==> wip/indigo <==
## datapath
module datapath (clk, writenum, readnum, write, datapath_in, vsel, loada, loadb, loadc, shift, asel, bsel, ALUop, loads, Z_out, datapath_out);
input write, clk, loada, loadb, loadc, asel, bsel, loads, vsel;
input [1:0] ALUop, shift;
input [2:0] writenum, readnum;
input [15:0] datapath_in;
output Z_out;
output [15:0] datapath_out;
wire [15:0] data_in;
reg[15:0] aloaded, in;
wire [15:0] Bin, Ain;
reg Z_out;
reg [15:0] datapath_out;
wire [15:0] data_out, sout, out;
wire Z;
assign data_in = vsel ? datapath_in : datapath_out;  
regfile REGFILE(data_in, writenum, write, readnum, clk, data_out);  
always_ff @(posedge clk)  
begin
if (loada == 1) 
begin
 aloaded <= data_out ;
end
end 
always_ff @(posedge clk)  
begin
if (loadb == 1) 
begin
 in <= data_out ;
end
end 
shifter SHIFTER(in,shift,sout);
assign Bin = bsel ? ({11'b0, datapath_in[4:0]}) : sout ;  
assign Ain = asel ? (16'b0000000000000000) : aloaded ;
ALU alu(Ain,Bin,ALUop,out,Z);  
always_ff @(posedge clk)  
begin
if (loads == 1) 
begin
 Z_out <= Z ;
end
end 
always_ff @(posedge clk)  
begin
if (loadc == 1) 
begin
 datapath_out <= out ;
end
end 
endmodule 
==> flow/config.mk <==
export PLATFORM = sky130hd
export DESIGN_NAME = datapath
export DESIGN_NICKNAME = datapath
export VERILOG_FILES = /design/flow/design.v
export SDC_FILE = /design/flow/constraint.sdc
export NUM_CORES = 4
export LEC_CHECK = 0
export ABC_AREA = 1
export CAP_MARGIN = 0
export CORE_ASPECT_RATIO = 0.72
export CORE_MARGIN = 2
export CORE_UTILIZATION = 72
export CTS_CLUSTER_DIAMETER = 373
export CTS_CLUSTER_SIZE = 10
export HOLD_SLACK_MARGIN = 0.26
export PLACE_DENSITY = 0.4
export SLEW_MARGIN = 20
export TNS_END_PERCENT = 5
==> flow/constraint.sdc <==
create_clock -name core_clock -period 2.93 [get_ports {clk}]
set_input_delay 0.5860 -clock core_clock [delete_from_list [all_inputs] [get_ports {clk}]]
set_output_delay 0.5860 -clock core_clock [all_outputs]
set_load 0.01 [all_outputs]
run.sh (not shown) runs the stock make flow with config.mk's settings and CLKGATE_MAP_FILE=.
==> wip/pepper: changes against wip/indigo <==
- ABC_AREA: 1 -> not set
- CAP_MARGIN: 0 -> 20
- CORE_ASPECT_RATIO: 0.72 -> not set
- CORE_UTILIZATION: 72 -> 57
- CTS_CLUSTER_DIAMETER: 373 -> not set
- CTS_CLUSTER_SIZE: 10 -> not set
- HOLD_SLACK_MARGIN: 0.26 -> not set
- PLACE_DENSITY: 0.4 -> not set
- TNS_END_PERCENT: 5 -> not set
==> flow/constraint.sdc (replaced) <==
create_clock -name core_clock -period 5.29 [get_ports {clk}]
set_input_delay 1.0580 -clock core_clock [delete_from_list [all_inputs] [get_ports {clk}]]
set_output_delay 1.0580 -clock core_clock [all_outputs]
set_load 0.01 [all_outputs]
==> wip/xenon: changes against wip/indigo <==
- ABC_AREA: 1 -> not set
- CAP_MARGIN: 0 -> 40
- CORE_ASPECT_RATIO: 0.72 -> not set
- CORE_UTILIZATION: 72 -> 40
- CTS_CLUSTER_DIAMETER: 373 -> 348
- CTS_CLUSTER_SIZE: 10 -> 100
- HOLD_SLACK_MARGIN: 0.26 -> not set
- PLACE_DENSITY: 0.4 -> not set
- TNS_END_PERCENT: 5 -> 25
==> flow/constraint.sdc (replaced) <==
create_clock -name core_clock -period 5.5 [get_ports {clk}]
set_input_delay 1.1000 -clock core_clock [delete_from_list [all_inputs] [get_ports {clk}]]
set_output_delay 1.1000 -clock core_clock [all_outputs]
set_load 0.01 [all_outputs]
==> comparison table <==
|  | wip/pepper | wip/indigo | wip/xenon |
|---|---|---|---|
| Met1 layer wirelength in the final routing | 9630 µm | - | 9710 µm |
| Part of the total power dissipated in combinational logic | 20.1% | - | 19.0% |
| Worst slew pin tran | 0.933 ns | - | 0.799 ns |
| Run status | finished clean | stopped before the end | finished clean |
| Failing step | - | global routing (5_1_grt) | - |
| Worst Path Class, Setup | input pin to register | - | input pin to register |
| Chip Width | 131 µm | 138 µm | 156 µm |
| Remaining number of nets flagged by the antenna check after routing | 0 | - | 0 |
| Clkbuf count | 18 | - | 18 |
| Power per cell area | 316 nW/µm² | - | 305 nW/µm² |
| Count of non-CTS buffers in the layout | 157 | - | 140 |
| Number of post-CTS setup repair buffers | 5 | 6 | 0 |
| Post-placement worst setup slack | -0.559 ns | -1.11 ns | -0.390 ns |
| Number of cells in the finished layout apart from fillers | 1035 | - | 1087 |
| Net switching component of the power | 966 µW | - | 869 µW |
| Power consumed by the clock network | 1190 µW | - | 1170 µW |
| Utilization of the core after routing | 71.5% | - | 49.8% |
| Post-layout period usage of the worst path | 97.4% | - | 96.9% |
| Hold Vio Cnt, Final | 0 | - | 0 |
| Synthesized Nets | 730 | 1032 | 730 |
| Post-synthesis share of cell area spent on and-or and or-and gates | 9.57% | 11.8% | 9.57% |
| Area fraction in full adders, half adders and majority gates | 4.49% | 4.30% | 4.49% |
| Endpoint of the worst register-to-register path | Z_out | - | Z_out |
| Post-CTS Resized | 13 | 42 | 0 |
| Post-synthesis cell type with the largest instance count | edfxtp_1 | nor2_1 | edfxtp_1 |
| Launch point of the worst reg-to-reg path | in[0] | - | in[0] |


==> run Z: inputs <==
==> flow/design.v <==
module ALU(Ain,Bin,ALUop,out,Z);
input [15:0] Ain, Bin;
input [1:0] ALUop;
output [15:0] out;
output Z;
assign out = (ALUop == 2'b00) ? (Ain + Bin) : (ALUop == 2'b01) ? (Ain - Bin) : (ALUop == 2'b10) ? (Ain & Bin) : (~Bin) ;
assign Z =  (out == 16'b0000000000000000) ?  1'b1 : 1'b0;
endmodule
module regfile(data_in,writenum,write,readnum,clk,data_out);
input [15:0] data_in;
input [2:0] writenum, readnum;
input write, clk;
output [15:0] data_out;
reg [15:0] R[7:0];  
reg [15:0] data_out;
always_ff @ (posedge clk)
begin 
if (write)  
    R[writenum] <= data_in;   
end  
assign data_out = R[readnum];  
endmodule
module shifter(in,shift,sout);
input [15:0] in;
input [1:0] shift;
output [15:0] sout;
reg [15:0] sout;
always_comb 
begin 
    if (shift == 2'b00)
        sout = in;
    else if (shift == 2'b01)
        sout = in << 1;
    else if (shift == 2'b10)
        sout = in >> 1;
    else if (shift == 2'b11)
    begin
      sout = in >> 1;
      sout[15] = in[15];
    end 
    else 
    sout = 16'bxxxxxxxxxxxxxxxx;
end 
endmodule
module datapath (clk, writenum, readnum, write, datapath_in, vsel, loada, loadb, loadc, shift, asel, bsel, ALUop, loads, Z_out, datapath_out);
input write, clk, loada, loadb, loadc, asel, bsel, loads, vsel;
input [1:0] ALUop, shift;
input [2:0] writenum, readnum;
input [15:0] datapath_in;
output Z_out;
output [15:0] datapath_out;
wire [15:0] data_in;
reg[15:0] aloaded, in;
wire [15:0] Bin, Ain;
reg Z_out;
reg [15:0] datapath_out;
wire [15:0] data_out, sout, out;
wire Z;
assign data_in = vsel ? datapath_in : datapath_out;  
regfile REGFILE(data_in, writenum, write, readnum, clk, data_out);  
always_ff @(posedge clk)  
begin
if (loada == 1) 
begin
 aloaded <= data_out ;
end
end 
always_ff @(posedge clk)  
begin
if (loadb == 1) 
begin
 in <= data_out ;
end
end 
shifter SHIFTER(in,shift,sout);
assign Bin = bsel ? ({11'b0, datapath_in[4:0]}) : sout ;  
assign Ain = asel ? (16'b0000000000000000) : aloaded ;
ALU alu(Ain,Bin,ALUop,out,Z);  
always_ff @(posedge clk)  
begin
if (loads == 1) 
begin
 Z_out <= Z ;
end
end 
always_ff @(posedge clk)  
begin
if (loadc == 1) 
begin
 datapath_out <= out ;
end
end 
endmodule 
==> flow/run.sh <==
#!/bin/bash
# the make line also repeats each setting of config.mk as NAME=value (left out here)
make -C /OpenROAD-flow-scripts/flow DESIGN_CONFIG=/design/flow/config.mk WORK_HOME=/design/flow/orfs CLKGATE_MAP_FILE= finish
==> flow/config.mk <==
export PLATFORM = sky130hd
export DESIGN_NAME = datapath
export DESIGN_NICKNAME = datapath
export VERILOG_FILES = /design/flow/design.v
export SDC_FILE = /design/flow/constraint.sdc
export NUM_CORES = 4
export LEC_CHECK = 0
export CAP_MARGIN = 30
export CORE_MARGIN = 2
export CORE_UTILIZATION = 53
export CTS_CLUSTER_SIZE = 95
export GPL_ROUTABILITY_DRIVEN = 0
export MIN_ROUTING_LAYER = met2
export PLACE_DENSITY = 0.92
export SLEW_MARGIN = 20
export TNS_END_PERCENT = 90
==> flow/constraint.sdc <==
create_clock -name core_clock -period 5.79 [get_ports {clk}]
set_input_delay 1.1580 -clock core_clock [delete_from_list [all_inputs] [get_ports {clk}]]
set_output_delay 1.1580 -clock core_clock [all_outputs]
set_load 0.01 [all_outputs]
==> inputs of run K, as changes to run Z <==
Settings changed: ABC_AREA set to 1, CAP_MARGIN 30 to 20, CORE_UTILIZATION 53 to 68, CTS_CLUSTER_DIAMETER set to 367, CTS_CLUSTER_SIZE 95 to not set, GPL_ROUTABILITY_DRIVEN 0 to not set, MIN_ROUTING_LAYER met2 to not set, PLACE_DENSITY 0.92 to not set, TNS_END_PERCENT 90 to not set.
==> flow/constraint.sdc (replaced) <==
create_clock -name core_clock -period 3.56 [get_ports {clk}]
set_input_delay 0.7120 -clock core_clock [delete_from_list [all_inputs] [get_ports {clk}]]
set_output_delay 0.7120 -clock core_clock [all_outputs]
set_load 0.01 [all_outputs]
==> inputs of run B, as changes to run Z <==
Settings changed: ABC_AREA set to 1, CAP_MARGIN 30 to 20, CORE_UTILIZATION 53 to 72, CTS_CLUSTER_DIAMETER set to 367, CTS_CLUSTER_SIZE 95 to 99, GPL_ROUTABILITY_DRIVEN 0 to not set, MIN_ROUTING_LAYER met2 to not set, PLACE_DENSITY 0.92 to not set, TNS_END_PERCENT 90 to not set.
==> flow/constraint.sdc (replaced) <==
create_clock -name core_clock -period 3.06 [get_ports {clk}]
set_input_delay 0.6120 -clock core_clock [delete_from_list [all_inputs] [get_ports {clk}]]
set_output_delay 0.6120 -clock core_clock [all_outputs]
set_load 0.01 [all_outputs]
==> inputs of run R, as changes to run Z <==
Settings changed: ABC_AREA set to 1, CAP_MARGIN 30 to 40, CORE_ASPECT_RATIO set to 0.5, CORE_UTILIZATION 53 to 65, CTS_CLUSTER_DIAMETER set to 333, CTS_CLUSTER_SIZE 95 to 100, GPL_ROUTABILITY_DRIVEN 0 to not set, MIN_ROUTING_LAYER met2 to not set, PLACE_DENSITY 0.92 to not set, TNS_END_PERCENT 90 to 25.
==> flow/constraint.sdc (replaced) <==
create_clock -name core_clock -period 5.5 [get_ports {clk}]
set_input_delay 1.1000 -clock core_clock [delete_from_list [all_inputs] [get_ports {clk}]]
set_output_delay 1.1000 -clock core_clock [all_outputs]
set_load 0.01 [all_outputs]
==> comparison <==
Run Z produced a clean layout. Run R finished clean. Run B died in global routing with GRT-0232. Run K completed without violations.
Of run Z and run K, run K has the higher clock skew (gap 0.015 ns).
The lowest final cell count belongs to run Z, the highest to run K.
Between run K and run Z, the lower critical path depth is in run Z (gap 2).
In count of clock-buffer cells in the layout, run R and run Z do not differ.
Non-clock buffer count, highest first: run K, run Z, run R.
In run K the total power is higher than in run R, by about 70%.
==> figures <==
item	run R	run Z	run K	run B
Status	timing/DRC/antenna clean	timing/DRC/antenna clean	timing/DRC/antenna clean	aborted with a tool error
Stage where the flow stopped	-	-	-	global routing
Comb power	0.000596 W	0.000581 W	0.00121 W	-
Register-to-Register Setup Slack	2.41 ns	1.15 ns	0.32 ns	-
Area leader share	56.8%	57.8%	56.8%	56.8%
Worst setup EP type	flip-flop	flip-flop	flip-flop	-
Maximum clock skew at final layout	0.0143 ns	0.00943 ns	0.0243 ns	-
Worst Path Max Fanout	14	6	3	-
Chip Area, Yosys	9360 sq um	9190 sq um	9360 sq um	9360 sq um
Part of the power in registers	47.6%	45.8%	43.0%	-
DRC violation total after the first TritonRoute iteration	998	2,353	1,899	-
Distinct lib cells	45	68	45	45
Worst setup path startpoint	shift[1]	shift[0]	datapath_in[1]	-
Seq power	0.00160 W	0.00152 W	0.00248 W	-


==> willow <==
RTL: the design.v shown in full above, as it stands there.
Settings: LEC_CHECK=0, ABC_AREA=1, CAP_MARGIN=20, CELL_PAD_IN_SITES_GLOBAL_PLACEMENT=2, CORE_ASPECT_RATIO=0.5, CORE_MARGIN=10, CORE_UTILIZATION=40, CTS_CLUSTER_DIAMETER=356, CTS_CLUSTER_SIZE=98, PLACE_DENSITY=0.38, SETUP_SLACK_MARGIN=-0.25, SLEW_MARGIN=20, TNS_END_PERCENT=5; clock period 5.5 ns.
==> inputs of quartz, as changes to willow <==
Settings changed: CAP_MARGIN 20 to 35, CELL_PAD_IN_SITES_GLOBAL_PLACEMENT 2 to unset, CORE_ASPECT_RATIO 0.5 to unset, CORE_MARGIN 10 to 2, CORE_UTILIZATION 40 to 72, CTS_CLUSTER_DIAMETER 356 to 53, CTS_CLUSTER_SIZE 98 to 10, PLACE_DENSITY 0.38 to 0.4, SETUP_SLACK_MARGIN -0.25 to unset.
==> flow/constraint.sdc (replaced) <==
create_clock -name core_clock -period 2.93 [get_ports {clk}]
set_input_delay 0.5860 -clock core_clock [delete_from_list [all_inputs] [get_ports {clk}]]
set_output_delay 0.5860 -clock core_clock [all_outputs]
set_load 0.01 [all_outputs]
==> results <==
	quartz	willow
Pre-CTS worst setup slack	-0.939 ns	0.650 ns
Clock tree sinks	177	177
Post-synth design cell area	0.00936 sq mm	0.00936 sq mm
Cell count after placement	1284	1302
Chip area	0.0139 sq mm	0.0303 sq mm
Pre-placement core utilization	73.9%	40.8%
Post-Synthesis Net Count	1032	1032
Sum of net half-perimeters after detailed placement	19200 um	19300 um
Area inside the core boundary	0.0127 sq mm	0.0229 sq mm
Cell area after placement	0.0110 sq mm	0.0102 sq mm
Post-cts gate resize count	64	0
Complex-gate fraction of the synthesized area	11.8%	11.8%
Synth top area share	56.8%	56.8%
Max H-tree Level	4	4
# rows	41	39
RePlAce Congestion	1.03	0.862
DIE HEIGHT	118 um	128 um
Outcome	stopped before the end	timing/DRC/antenna clean
Stage where the flow stopped	5_1_grt	-
Die W	118 um	236 um
Post-CTS Setup Inserts	12	0
Avg Inst Size Synth	9.69 sq um	9.69 sq um
CTS buffer count	17	17
Register area share after synthesis	56.8%	56.8%
Total cell area reported by yosys after synthesis	0.00936 sq mm	0.00936 sq mm
Gate Count Post-Synth	966	966
Count of buffers from port buffering	51	51


==> sierra <==
RTL: the design.v shown in full above, as it stands there.
export LEC_CHECK = 0
export ABC_AREA = 0
export CAP_MARGIN = 20
export CORE_MARGIN = 2
export CORE_UTILIZATION = 72
export CTS_CLUSTER_DIAMETER = 204
export CTS_CLUSTER_SIZE = 47
export SETUP_SLACK_MARGIN = 0.88
export SLEW_MARGIN = 20
create_clock -name core_clock -period 3.05 [get_ports {clk}]
==> ember: changes against sierra <==
- ABC_AREA: 0 -> 1
- CORE_UTILIZATION: 72 -> 65
- CTS_CLUSTER_DIAMETER: 204 -> unset
- CTS_CLUSTER_SIZE: 47 -> 85
- SETUP_SLACK_MARGIN: 0.88 -> 0.86
==> flow/constraint.sdc (replaced) <==
create_clock -name core_clock -period 2.94 [get_ports {clk}]
set_input_delay 0.5880 -clock core_clock [delete_from_list [all_inputs] [get_ports {clk}]]
set_output_delay 0.5880 -clock core_clock [all_outputs]
set_load 0.01 [all_outputs]
==> violet: changes against sierra <==
- CORE_UTILIZATION: 72 -> 65
- CTS_CLUSTER_DIAMETER: 204 -> unset
- CTS_CLUSTER_SIZE: 47 -> 85
- PLACE_DENSITY_LB_ADDON: unset -> 0.0
- SETUP_SLACK_MARGIN: 0.88 -> 0.85
- TNS_END_PERCENT: unset -> 5
==> flow/constraint.sdc (replaced) <==
create_clock -name core_clock -period 2.94 [get_ports {clk}]
set_input_delay 0.5880 -clock core_clock [delete_from_list [all_inputs] [get_ports {clk}]]
set_output_delay 0.5880 -clock core_clock [all_outputs]
set_load 0.01 [all_outputs]
==> qor summary <==
| metric | sierra | ember | violet |
|---|---|---|---|
| Status | stopped before the end | stopped before the end | complete, but fails checks |
| Failing step | clock tree synthesis (4_1_cts) | global routing (5_1_grt) | - |
| Reasons for failing layout checks | - | - | negative setup slack |
| Area fraction in mux cells | 15.3% | 1.92% | 15.3% |
| Clock sink count | - | 177 | 177 |
| Share of synthesized cell area in and-or and or-and compound cells | 9.57% | 11.8% | 9.57% |
| Worst slack at placement | -2310 ps | -1030 ps | -2310 ps |
| Fp_density | 73.4% | 66.9% | 66.5% |
| Post-Syn Area | 9190 sq um | 9360 sq um | 9190 sq um |
| Core region area | 12500 sq um | 14000 sq um | 13800 sq um |
| Inst Count DP | 1027 | 1304 | 1025 |
| Root Buffer Master | - | sky130_fd_sc_hd__clkbuf_16 | sky130_fd_sc_hd__clkbuf_16 |
| Total CTS buffers | - | 17 | 17 |
| Number of cells in Yosys stat | 664 | 966 | 664 |
| Yosys stat area | 9190 sq um | 9360 sq um | 9190 sq um |
| Number of buffers on the longest clock path | - | 2 | 2 |
| Count leader, synth | sky130_fd_sc_hd__edfxtp_1 | sky130_fd_sc_hd__nor2_1 | sky130_fd_sc_hd__edfxtp_1 |
| Area fraction in and, or, nand and nor cells after synthesis | 9.22% | 19.1% | 9.22% |
| Cells resized by post-CTS repair | - | 195 | 41 |
| Fa+ha+maj area frac | 4.49% | 4.30% | 4.49% |
| Area of the die | 13700 sq um | 15400 sq um | 15100 sq um |
| Floorplan die height | 117 um | 124 um | 123 um |
| H-tree depth | - | 4 | 4 |
| Last weighted congestion value of the routability-driven placer | 0.954 | 1.03 | 0.910 |
No activity file was given, so power comes from the tool's default toggle rates.
